// agc_ref_correction
module agc_ref_correction(
	input signed [11:0] ip_data, 
	input ip_clock,
	input ip_reset, 
	output [11:0] op_data
); 
	wire signed [11:0] get_op_gain; 
	gain_block gain_block_inst( 
		.ip_data(ip_data), 
		.ip_clock(ip_clock), 
		.ip_reset(ip_reset), 
		.op_data(get_op_gain)
	); 
	wire signed [11:0] get_op_abs; 
	abs_block abs_block_inst(
		.ip_data(get_op_gain), 
		.ip_clock(ip_clock), 
		.ip_reset(ip_reset), 
		.op_data(get_op_abs)
	); 
	wire signed [11:0] get_op_power_est; 
	power_estimation power_estimation_inst( 
		.ip_data(get_op_abs), 
		.ip_clock(ip_clock), 
		.ip_reset(ip_reset), 
		.op_data(get_op_power_est)
	); 
	wire signed [11:0] get_op_gain_error; 
	gain_error gain_error_inst( 
		.ip_data(get_op_power_est), 
		.ip_clock(ip_clock), 
		.ip_reset(ip_reset), 
		.op_data(get_op_gain_error)
	);
	wire signed [11:0] get_op_acc;  
	accumulator accumulator_inst(
		.ip_data(get_op_gain_error), 
		.ip_clock(ip_clock), 
		.ip_reset(ip_reset), 
		.op_data(get_op_acc)
	);
	wire signed [11:0] get_op_product; 
	product_block product_block_inst( 
		.ip_data(ip_data), 
		.ip_data_2(get_op_acc),
		.ip_clock(ip_clock), 
		.ip_reset(ip_reset), 
		.op_data(get_op_product)
	); 
	assign op_data = get_op_product;
endmodule 
Size in the first run: about 2600 cells after synthesis, ~460 flip-flops, about 0.029 mm² of cells after synthesis.
clock: 6.0 ns
lec_check: 0
abc_area: 1
cap_margin: 20
core_margin: 2
core_utilization: 72
cts_cluster_diameter: 380
cts_cluster_size: 14
place_density_lb_addon: 0.08
setup_slack_margin: 1.71
slew_margin: 20
run.sh (not shown) runs the stock make flow with config.mk's settings and CLKGATE_MAP_FILE=.
The baseline completed and failed the layout checks on setup timing.
Change:
ABC_AREA = not set   (was 1)
CORE_UTILIZATION = 44   (was 72)
CTS_CLUSTER_DIAMETER = not set   (was 380)
CTS_CLUSTER_SIZE = not set   (was 14)
PLACE_DENSITY = 0.6   (was not set)
PLACE_DENSITY_LB_ADDON = not set   (was 0.08)
SETUP_SLACK_MARGIN = not set   (was 1.71)
clock period = 5.67 ns   (was 6.0 ns; I/O delays follow)
Result:
- The changed run completed, yet does not pass: setup timing
- wire length went down by 15%
- worst setup slack got worse by 0.92 ns
- critical path depth went up by 3
- via count went down by 13%
- non-clock buffer count went up by 50
- clock-buffer cell count went up by 39
- fmax went down by 8.2%
- utilization went down by 32 points
- first-iteration DRC count went down by 42%
- synthesized area went down by 3.5%
Change:
CORE_UTILIZATION = 40   (was 44)
clock period = 7.98 ns   (was 5.67 ns; I/O delays follow)
After rerunning: With this change the flow passed the timing, design-rule and antenna checks; synthesized cell count is unchanged; clock skew drops by 0.010 ns; via count drops by 4.5%; setup slack improved by 2.0 ns; register-to-register slack improved by 2.0 ns; cell area drops by 5.1%; first-iteration DRC count climbs by 9.2%.
Change:
CORE_UTILIZATION = 72   (was 40)
CTS_CLUSTER_SIZE = 43   (was not set)
PLACE_DENSITY = 0.79   (was 0.6)
SETUP_SLACK_MARGIN = 0.22   (was not set)
clock period = 7.83 ns   (was 7.98 ns; I/O delays follow)
What happened: Clock skew barely changes; die area is lower by 44%.

Starting RTL as in the previous note.
make LEC_CHECK=0 ABC_AREA=1 CAP_MARGIN=20 CELL_PAD_IN_SITES_DETAIL_PLACEMENT=1 CORE_ASPECT_RATIO=0.57 CORE_MARGIN=2 CORE_UTILIZATION=32 CTS_CLUSTER_SIZE=62 MIN_ROUTING_LAYER=met2 PLACE_DENSITY_LB_ADDON=0.27 SETUP_SLACK_MARGIN=2.04 SLEW_MARGIN=20 TNS_END_PERCENT=10 finish   # period 9.01 ns
Next try:
CORE_ASPECT_RATIO = 1.31   (was 0.57)
MAX_ROUTING_LAYER = met4   (was not set)
MIN_ROUTING_LAYER = met1   (was met2)
Result:
- via count is lower by about 30%
- cell count rose by about 0.75%
- wire length went down by about 15%
- first-iteration DRC count goes down by 72%
- die area stays flat
- design area hardly moves
- fmax climbs by about 5.6%
- worst setup slack gains 0.39 ns
- global-route usage goes down by 9.0 points
Next try:
CELL_PAD_IN_SITES_DETAIL_PLACEMENT = not set   (was 1)
CORE_ASPECT_RATIO = not set   (was 1.31)
CORE_UTILIZATION = 72   (was 32)
CTS_CLUSTER_SIZE = not set   (was 62)
MAX_ROUTING_LAYER = not set   (was met4)
MIN_ROUTING_LAYER = not set   (was met1)
PLACE_DENSITY = 0.6   (was not set)
PLACE_DENSITY_LB_ADDON = not set   (was 0.27)
SETUP_SLACK_MARGIN = not set   (was 2.04)
TNS_END_PERCENT = not set   (was 10)
clock period = 4.44 ns   (was 9.01 ns; I/O delays follow)
After rerunning: The new run completed, yet does not pass: negative setup slack. Final area increases by a little under a tenth. Setup slack degrades by 4.4 ns. Core utilization increases by 52 points. Worst hold slack stays flat. Critical path depth decreases by 1. Global-route usage increases by 21 points.
Next try:
PLACE_DENSITY = not set   (was 0.6)
PLACE_DENSITY_LB_ADDON = 0.01   (was not set)
SETUP_SLACK_MARGIN = 1.88   (was not set)
clock period = 7.19 ns   (was 4.44 ns; I/O delays follow)
After rerunning: The changed run completed with no timing, DRC or antenna violations. Cell area fell by a few percent. Wire length shrinks by about a fifth. Critical path depth stays the same. Clock skew is higher by 0.017 ns.

agc_ref_correction again, from the RTL that the note above started with.
==> flow/design.v (excerpt) <==
module agc_ref_correction(
	input signed [11:0] ip_data, 
	input ip_clock,
	input ip_reset, 
	output [11:0] op_data
);
make LEC_CHECK=0 CAP_MARGIN=15 CELL_PAD_IN_SITES_DETAIL_PLACEMENT=2 CELL_PAD_IN_SITES_GLOBAL_PLACEMENT=2 CORE_MARGIN=4 CORE_UTILIZATION=40 CTS_CLUSTER_SIZE=37 GPL_TIMING_DRIVEN=0 MAX_ROUTING_LAYER=met5 PLACE_DENSITY_LB_ADDON=0.08 SLEW_MARGIN=10 finish   # period 10.0 ns
==> next run, changes <==
==> flow/config.mk (replaced) <==
export PLATFORM = sky130hd
export DESIGN_NAME = agc_ref_correction
export DESIGN_NICKNAME = agc_ref_correction
export VERILOG_FILES = /design/flow/design.v
export SDC_FILE = /design/flow/constraint.sdc
export NUM_CORES = 4
export LEC_CHECK = 0
export CAP_MARGIN = 20
export CORE_MARGIN = 2
export CORE_UTILIZATION = 67
export PLACE_DENSITY = 0.6
export SLEW_MARGIN = 20
==> flow/constraint.sdc (replaced) <==
create_clock -name core_clock -period 7.19 [get_ports {ip_clock}]
set_input_delay 1.4380 -clock core_clock [delete_from_list [all_inputs] [get_ports {ip_clock}]]
set_output_delay 1.4380 -clock core_clock [all_outputs]
set_load 0.01 [all_outputs]
=> Now the flow finished with negative setup slack left. Synthesized cell count is unchanged. Utilization goes up by 30 points. Cell area drops by about 1%. Worst setup slack gets worse by 1.7 ns. Wire length went down by 19%. Non-clock buffer count grows by 29. Clock-buffer cell count came out lower by 10.
==> next run, changes <==
--- a/flow/config.mk
+++ b/flow/config.mk
@@ -7,6 +7,7 @@
 export LEC_CHECK = 0
+export ABC_AREA = 1
 export CAP_MARGIN = 20
 export CORE_MARGIN = 2
-export CORE_UTILIZATION = 67
-export PLACE_DENSITY = 0.6
+export CORE_UTILIZATION = 72
+export PLACE_DENSITY_LB_ADDON = 0.01
 export SLEW_MARGIN = 20
==> flow/constraint.sdc (replaced) <==
create_clock -name core_clock -period 6.24 [get_ports {ip_clock}]
set_input_delay 1.2480 -clock core_clock [delete_from_list [all_inputs] [get_ports {ip_clock}]]
set_output_delay 1.2480 -clock core_clock [all_outputs]
set_load 0.01 [all_outputs]
=> The new run ran to the end with violations: negative setup slack; global-route usage increases by 8.0 points; die area decreases by 3.5%; critical path depth decreases by 6; final area increases by 6.3%.
